==> wip/violet: inputs <==
==> flow/design.v <==
module std_fp_mult_pipe #(
    parameter WIDTH = 32,
    parameter INT_WIDTH = 16,
    parameter FRAC_WIDTH = 16,
    parameter SIGNED = 0
) (
    input  logic [WIDTH-1:0] left,
    input  logic [WIDTH-1:0] right,
    input  logic             go,
    input  logic             clk,
    input  logic             reset,
    output logic [WIDTH-1:0] out,
    output logic             done
);
  logic [WIDTH-1:0]          rtmp;
  logic [WIDTH-1:0]          ltmp;
  logic [(WIDTH << 1) - 1:0] out_tmp;
  logic done_buf[2:0];
  assign done = done_buf[2];
  assign out = out_tmp[(WIDTH << 1) - INT_WIDTH - 1 : WIDTH - INT_WIDTH];
  logic start;
  assign start = go & done_buf[0] == 0 & done_buf[1] == 0;
  always_ff @(posedge clk) begin
    if (start)
      done_buf[0] <= 1;
    else
      done_buf[0] <= 0;
  end
  always_ff @(posedge clk) begin
    if (go) begin
      done_buf[2] <= done_buf[1];
      done_buf[1] <= done_buf[0];
    end else begin
      done_buf[2] <= 0;
      done_buf[1] <= 0;
    end
  end
  always_ff @(posedge clk) begin
    if (reset) begin
      rtmp <= 0;
      ltmp <= 0;
      out_tmp <= 0;
    end else if (go) begin
      if (SIGNED) begin
        rtmp <= $signed(right);
        ltmp <= $signed(left);
        out_tmp <= $signed(
          { {WIDTH{ltmp[WIDTH-1]}}, ltmp} *
          { {WIDTH{rtmp[WIDTH-1]}}, rtmp}
        );
      end else begin
        rtmp <= right;
        ltmp <= left;
        out_tmp <= ltmp * rtmp;
      end
    end else begin
      rtmp <= 0;
      ltmp <= 0;
      out_tmp <= out_tmp;
    end
  end
endmodule
module std_fp_smult_pipe #(
    parameter WIDTH = 32,
    parameter INT_WIDTH = 16,
    parameter FRAC_WIDTH = 16
) (
    input  [WIDTH-1:0]              left,
    input  [WIDTH-1:0]              right,
    input  logic                    reset,
    input  logic                    go,
    input  logic                    clk,
    output logic [WIDTH-1:0]        out,
    output logic                    done
);
  std_fp_mult_pipe #(
    .WIDTH(WIDTH),
    .INT_WIDTH(INT_WIDTH),
    .FRAC_WIDTH(FRAC_WIDTH),
    .SIGNED(1)
  ) comp (
    .clk(clk),
    .done(done),
    .reset(reset),
    .go(go),
    .left(left),
    .right(right),
    .out(out)
  );
endmodule
==> flow/run.sh <==
#!/bin/bash
# the make line also repeats each setting of config.mk as NAME=value (left out here)
make -C /OpenROAD-flow-scripts/flow DESIGN_CONFIG=/design/flow/config.mk WORK_HOME=/design/flow/orfs CLKGATE_MAP_FILE= finish
==> flow/config.mk <==
export PLATFORM = sky130hd
export DESIGN_NAME = std_fp_smult_pipe
export DESIGN_NICKNAME = std_fp_smult_pipe
export VERILOG_FILES = /design/flow/design.v
export SDC_FILE = /design/flow/constraint.sdc
export NUM_CORES = 4
export LEC_CHECK = 0
export CAP_MARGIN = 40
export CELL_PAD_IN_SITES_DETAIL_PLACEMENT = 0
export CORE_MARGIN = 2
export CORE_UTILIZATION = 72
export CTS_CLUSTER_DIAMETER = 100
export CTS_CLUSTER_SIZE = 38
export GPL_ROUTABILITY_DRIVEN = 0
export PLACE_DENSITY = 0.37
export SETUP_SLACK_MARGIN = 1.03
export SLEW_MARGIN = 15
==> flow/constraint.sdc <==
create_clock -name core_clock -period 7.96 [get_ports {clk}]
set_input_delay 1.5920 -clock core_clock [delete_from_list [all_inputs] [get_ports {clk}]]
set_output_delay 1.5920 -clock core_clock [all_outputs]
set_load 0.01 [all_outputs]
==> wip/quartz (differences from wip/violet) <==
CAP_MARGIN = 20   (was 40)
CELL_PAD_IN_SITES_DETAIL_PLACEMENT = default   (was 0)
CTS_CLUSTER_DIAMETER = 175   (was 100)
CTS_CLUSTER_SIZE = 96   (was 38)
GPL_ROUTABILITY_DRIVEN = default   (was 0)
PLACE_DENSITY = default   (was 0.37)
SETUP_SLACK_MARGIN = default   (was 1.03)
SLEW_MARGIN = 20   (was 15)
TNS_END_PERCENT = 5   (was default)
==> flow/constraint.sdc (replaced) <==
create_clock -name core_clock -period 6.75 [get_ports {clk}]
set_input_delay 1.3500 -clock core_clock [delete_from_list [all_inputs] [get_ports {clk}]]
set_output_delay 1.3500 -clock core_clock [all_outputs]
set_load 0.01 [all_outputs]
==> flow_summary.rst <==
Flow metrics
------------

.. list-table::
   :header-rows: 1

   * - Metric
     - Value
   * - Total Negative Setup Slacks
     - 0 ns
   * - Fin worst setup slack
     - 0.699 ns
   * - Reg2reg path depth
     - 24
   * - Multi-input gate share of total cell area
     - 0.741
   * - Result of the run
     - timing/DRC/antenna clean
The numbers above come from wip/violet.

==> flow_summary.rst <==
Flow metrics
------------

.. list-table::
   :header-rows: 1

   * - Metric
     - Value
   * - Result of the run
     - complete, but fails checks
   * - Violated layout checks
     - negative setup slack
   * - Fin worst setup slack
     - -0.532 ns
   * - Endpoints failing setup
     - 24
The numbers above come from wip/quartz.

